## UT_TOP
module UT_TOP (
    clk, 
    rst_n, 
    in_valid, 
    in_time,
    out_valid, 
    out_display, 
    out_day
);
Size: roughly 2400 cells after synthesis, roughly 86 flip-flops, roughly 42 I/O pins.
clock: 12.3 ns
lec_check: 0
abc_area: 1
cap_margin: 40
core_aspect_ratio: 1.35
core_margin: 2
core_utilization: 72
cts_cluster_diameter: 69
cts_cluster_size: 10
hold_slack_margin: 0.29
slew_margin: 20
run.sh (not shown) runs the stock make flow with config.mk's settings and CLKGATE_MAP_FILE=.
The starting point never finished: it broke off in global routing with GRT-0116.
Edit:
- ABC_AREA: 1 -> unset
- CAP_MARGIN: 40 -> 20
- CORE_ASPECT_RATIO: 1.35 -> unset
- CORE_UTILIZATION: 72 -> 68
- CTS_CLUSTER_DIAMETER: 69 -> unset
- CTS_CLUSTER_SIZE: 10 -> unset
- HOLD_SLACK_MARGIN: 0.29 -> unset
- TNS_END_PERCENT: unset -> 5
- clock period: 12.3 -> 14.4 ns (I/O delays scaled with it)
Outcome: The changed run finished but failed the layout checks on setup timing; die area increases by roughly a tenth; synthesized cell count falls by roughly a tenth; area after synthesis increases by a few percent.
Edit:
- CORE_MARGIN: 2 -> 9
- CORE_UTILIZATION: 68 -> 28
- CTS_CLUSTER_DIAMETER: unset -> 130
- CTS_CLUSTER_SIZE: unset -> 98
- TNS_END_PERCENT: 5 -> unset
- clock period: 14.4 -> 15.0 ns (I/O delays scaled with it)
=>
- Now the flow produced a clean layout
- maximum frequency grows by 3.4%
- wire length drops by 2.6%
- clock-buffer cell count is lower by 2
- die area rose to 2.7 times its value
- sequential share of layout area is about the same
- clock skew goes down by 9.5 ps
Edit:
- CORE_UTILIZATION: 28 -> 53
- PLACE_DENSITY: unset -> 0.38
- SETUP_SLACK_MARGIN: unset -> -1.3
Effect: Now the flow completed, yet does not pass: setup timing; worst setup slack got worse by 820 ps; via count grows slightly; fmax shrinks by a few percent; design area decreases by a few percent; clock-buffer cell count does not change; die area falls by well over a third; worst hold slack improves by 6.6 ps; wire length fell by a few percent; critical path depth goes up by 5.
Edit:
- CELL_PAD_IN_SITES_DETAIL_PLACEMENT: unset -> 2
- CELL_PAD_IN_SITES_GLOBAL_PLACEMENT: unset -> 2
- CORE_MARGIN: 9 -> 2
- CORE_UTILIZATION: 53 -> 40
- CTS_CLUSTER_DIAMETER: 130 -> unset
- CTS_CLUSTER_SIZE: 98 -> unset
- MAX_ROUTING_LAYER: unset -> met4
- PLACE_DENSITY: 0.38 -> unset
- SETUP_SLACK_MARGIN: -1.3 -> unset
Result:
- The new run completed, yet does not pass: setup timing
- global-route usage rises by 9.8 points
- critical path depth decreases by 1
- wire length went up by well over a third
- cell area goes up by a little under a tenth
- via count rises by roughly a tenth
Edit:
- CELL_PAD_IN_SITES_DETAIL_PLACEMENT: 2 -> unset
- CELL_PAD_IN_SITES_GLOBAL_PLACEMENT: 2 -> unset
- CORE_MARGIN: 2 -> 9
- CORE_UTILIZATION: 40 -> 60
- CTS_CLUSTER_DIAMETER: unset -> 130
- CTS_CLUSTER_SIZE: unset -> 98
- MAX_ROUTING_LAYER: met4 -> unset
- SETUP_SLACK_MARGIN: unset -> -1.42
- TNS_END_PERCENT: unset -> 35
=> The changed run reached the layout checks and failed them: setup timing. Sequential share of layout area climbs by 1.1 points. Routed wire length decreases by well over a third. Sequential cell count stays the same. Die size goes down by about a fifth. Critical path depth went down by 2. Maximum frequency climbs by a few percent. Final cell count fell by a little under a tenth. Core utilization goes up by 18 points. Register-to-register slack improves by 640 ps.

UT_TOP again, from the RTL that the note above started with.
Settings: LEC_CHECK=0, ABC_AREA=1, CAP_MARGIN=20, CORE_MARGIN=2, CORE_UTILIZATION=71, CTS_CLUSTER_DIAMETER=281, CTS_CLUSTER_SIZE=74, HOLD_SLACK_MARGIN=0.29, MIN_ROUTING_LAYER=met1, PLACE_DENSITY_LB_ADDON=0.0, SETUP_SLACK_MARGIN=-0.73, SLEW_MARGIN=20; clock period 13.3 ns.
The starting point aborted during 5_1_grt, error GRT-0232.
Rerun with:
Settings changed: ABC_AREA 1 to default, CORE_UTILIZATION 71 to 40, CTS_CLUSTER_DIAMETER 281 to default, CTS_CLUSTER_SIZE 74 to default, HOLD_SLACK_MARGIN 0.29 to default, MIN_ROUTING_LAYER met1 to default, PLACE_DENSITY_LB_ADDON 0.0 to default, SETUP_SLACK_MARGIN -0.73 to default.
Clock period 13.3 ns to 12.2 ns, I/O delays scaled along.
This time the run reached the layout checks and failed them: setup timing. Die area is higher by 81%. Synthesized cell count is lower by 9.4%. Area after synthesis is higher by 3.4%.

UT_TOP again, from the RTL that the note above started with.
// UT_TOP
module UT_TOP (
    clk, 
    rst_n, 
    in_valid, 
    in_time,
    out_valid, 
    out_display, 
    out_day
);
input        clk, rst_n, in_valid;
input [30:0] in_time;
output reg       out_valid;
output reg [3:0] out_display;
output reg [2:0] out_day;
reg  [3:0]  current_state, next_state;
parameter IDLE       = 4'd0  ;
parameter INPUT      = 4'd1  ;
parameter CAL_16YEAR = 4'd2  ;
parameter CAL_4YEAR  = 4'd3  ;
parameter CAL_YEAR   = 4'd4  ;
parameter CAL_MONTH  = 4'd5  ;
parameter CAL_DAY    = 4'd6  ;
parameter CAL_4HOUR  = 4'd7  ;
parameter CAL_HOUR   = 4'd8  ;
parameter CAL_15MIN  = 4'd9  ;
parameter CAL_MIN    = 4'd10 ;
parameter CAL_SEC    = 4'd11 ;
parameter OUT        = 4'd12 ;
parameter time_16years      = 31'd504921600;   
parameter time_4years       = 31'd126230400;   
parameter time_common_years = 31'd31536000;    
parameter time_leap_years   = 31'd31622400;    
parameter time_odd_month    = 31'd2678400;     
parameter time_even_month   = 31'd2592000;     
parameter time_leap_month   = 31'd2505600;     
parameter time_com_month    = 31'd2419200;     
parameter time_day          = 31'd86400;       
parameter time_4hour        = 31'd14400;       
parameter time_hour         = 31'd3600;        
parameter time_15minute     = 31'd900;         
  ...
clock: 12.1 ns
lec_check: 0
cap_margin: 20
core_margin: 7
core_utilization: 17
min_routing_layer: met1
place_density: 0.86
setup_slack_margin: -0.73
slew_margin: 20
The baseline finished with negative setup slack left.
Rerun with:
ABC_AREA = 1   (was unset)
PLACE_DENSITY = 0.84   (was 0.86)
The changed run finished but fails on negative setup slack.
Via count is lower by 3.2%.
Cell area is lower by 6.8%.
Worst hold slack degrades by 40 ps.
Core utilization is lower by 0.79 points.
Fmax is higher by about 7%.
